Design cordic, start of the top module:
module cordic (
    input wire clk,
    input wire rst,
    input wire                        valid_i,
    input wire signed [16:0]    x_i,
    input wire signed [16:0]    y_i,
    output wire                        valid_o,
    output wire signed [16:0]    x_o,
    output wire signed [16:0]    y_o
    );
    function [16:0] tanangle;
        input [3:0] i;
        begin
            case (i)
                4'b0000: tanangle = 17'd25735;     
                4'b0001: tanangle = 17'd15192;     
                4'b0010: tanangle = 17'd8027;      
                4'b0011: tanangle = 17'd4075;      
                4'b0100: tanangle = 17'd2045;      
                4'b0101: tanangle = 17'd1024;      
                4'b0110: tanangle = 17'd512;       
                4'b0111: tanangle = 17'd256;       
                4'b1000: tanangle = 17'd128;       
                4'b1001: tanangle = 17'd64;        
                4'b1010: tanangle = 17'd32;        
                4'b1011: tanangle = 17'd16;        
                4'b1100: tanangle = 17'd8;         
                4'b1101: tanangle = 17'd4;         
                4'b1110: tanangle = 17'd2;         
                4'b1111: tanangle = 17'd1;         
            endcase
        end
    endfunction
    wire signed [16:0] x [16-1:0];
    wire signed [16:0] y [16-1:0];
    assign x[0]    = x_i < 0  ? -x_i 
                                : x_i;
    assign y[0]    = y_i < 0  ? -y_i
                                : y_i;
    assign x_o     = x[16-1];
    assign y_o     = y[16-1];
    reg [16-2:0] valid_pipe;
    always @ (posedge clk)
        if (rst)
            valid_pipe <= 0;
        else
  ...
For scale: about 5,300 cells after synthesis, ~520 flip-flops.
Settings: LEC_CHECK=0, CAP_MARGIN=20, CORE_MARGIN=2, CORE_UTILIZATION=72, CTS_CLUSTER_DIAMETER=400, CTS_CLUSTER_SIZE=100, SLEW_MARGIN=20; clock period 2.54 ns.
run.sh (not shown) runs the stock make flow with config.mk's settings and CLKGATE_MAP_FILE=.
The starting point never finished: it broke off in detailed placement (3_5_place_dp).
Edit:
--- a/flow/config.mk
+++ b/flow/config.mk
@@ -10,3 +10,3 @@
-export CORE_UTILIZATION = 72
-export CTS_CLUSTER_DIAMETER = 400
-export CTS_CLUSTER_SIZE = 100
+export CORE_UTILIZATION = 70
+export CTS_CLUSTER_SIZE = 31
+export SETUP_SLACK_MARGIN = -0.25
==> flow/constraint.sdc (replaced) <==
create_clock -name core_clock -period 3.98 [get_ports {clk}]
set_input_delay 0.7960 -clock core_clock [delete_from_list [all_inputs] [get_ports {clk}]]
set_output_delay 0.7960 -clock core_clock [all_outputs]
set_load 0.01 [all_outputs]
=>
- The changed run completed and failed the layout checks on negative setup slack
- synthesized area stays the same
- die size rose by a few percent
- synthesized cell count is unchanged
Edit:
--- a/flow/config.mk
+++ b/flow/config.mk
@@ -7,0 +8 @@
+export ABC_AREA = 1
@@ -8,0 +10 @@
+export CELL_PAD_IN_SITES_DETAIL_PLACEMENT = 1
@@ -10,3 +12 @@
-export CORE_UTILIZATION = 70
-export CTS_CLUSTER_SIZE = 31
-export SETUP_SLACK_MARGIN = -0.25
+export CORE_UTILIZATION = 40
==> flow/constraint.sdc (replaced) <==
create_clock -name core_clock -period 4.6 [get_ports {clk}]
set_input_delay 0.9200 -clock core_clock [delete_from_list [all_inputs] [get_ports {clk}]]
set_output_delay 0.9200 -clock core_clock [all_outputs]
set_load 0.01 [all_outputs]
The changed run went through all stages and came out clean.
Critical path depth came out lower by 1.
Area after synthesis came out higher by 5.0%.
Setup slack improved by 930 ps.
Sequential cell count stays the same.
Via count came out higher by 11%.
Routed wire length came out higher by 20%.
Edit:
--- a/flow/config.mk
+++ b/flow/config.mk
@@ -8,3 +8 @@
-export ABC_AREA = 1
-export CAP_MARGIN = 20
-export CELL_PAD_IN_SITES_DETAIL_PLACEMENT = 1
+export CAP_MARGIN = 5
@@ -12 +10 @@
-export CORE_UTILIZATION = 40
+export CORE_UTILIZATION = 72
==> flow/constraint.sdc (replaced) <==
create_clock -name core_clock -period 1.55 [get_ports {clk}]
set_input_delay 0.3100 -clock core_clock [delete_from_list [all_inputs] [get_ports {clk}]]
set_output_delay 0.3100 -clock core_clock [all_outputs]
set_load 0.01 [all_outputs]
The new run ended with an error in detailed placement (3_5_place_dp).
Synthesized area falls by 4.8%.
Die area falls by 47%.
Synthesized cell count falls by 19%.
Edit:
--- a/flow/config.mk
+++ b/flow/config.mk
@@ -8 +8 @@
-export CAP_MARGIN = 5
+export CAP_MARGIN = 20
@@ -10 +10 @@
-export CORE_UTILIZATION = 72
+export CORE_UTILIZATION = 40
==> flow/constraint.sdc (replaced) <==
create_clock -name core_clock -period 4.6 [get_ports {clk}]
set_input_delay 0.9200 -clock core_clock [delete_from_list [all_inputs] [get_ports {clk}]]
set_output_delay 0.9200 -clock core_clock [all_outputs]
set_load 0.01 [all_outputs]
- The changed run finished with timing, DRC and antenna clean
- synthesized cell count is unchanged
- die area grows by well over a third
- synthesized area is unchanged
Edit:
--- a/flow/config.mk
+++ b/flow/config.mk
@@ -10 +10 @@
-export CORE_UTILIZATION = 40
+export CORE_UTILIZATION = 64
==> flow/constraint.sdc (replaced) <==
create_clock -name core_clock -period 3.04 [get_ports {clk}]
set_input_delay 0.6080 -clock core_clock [delete_from_list [all_inputs] [get_ports {clk}]]
set_output_delay 0.6080 -clock core_clock [all_outputs]
set_load 0.01 [all_outputs]
The new run did not get past global routing (5_1_grt).
Area after synthesis stays the same.
Die size drops by 37%.
Synthesized cell count does not change.
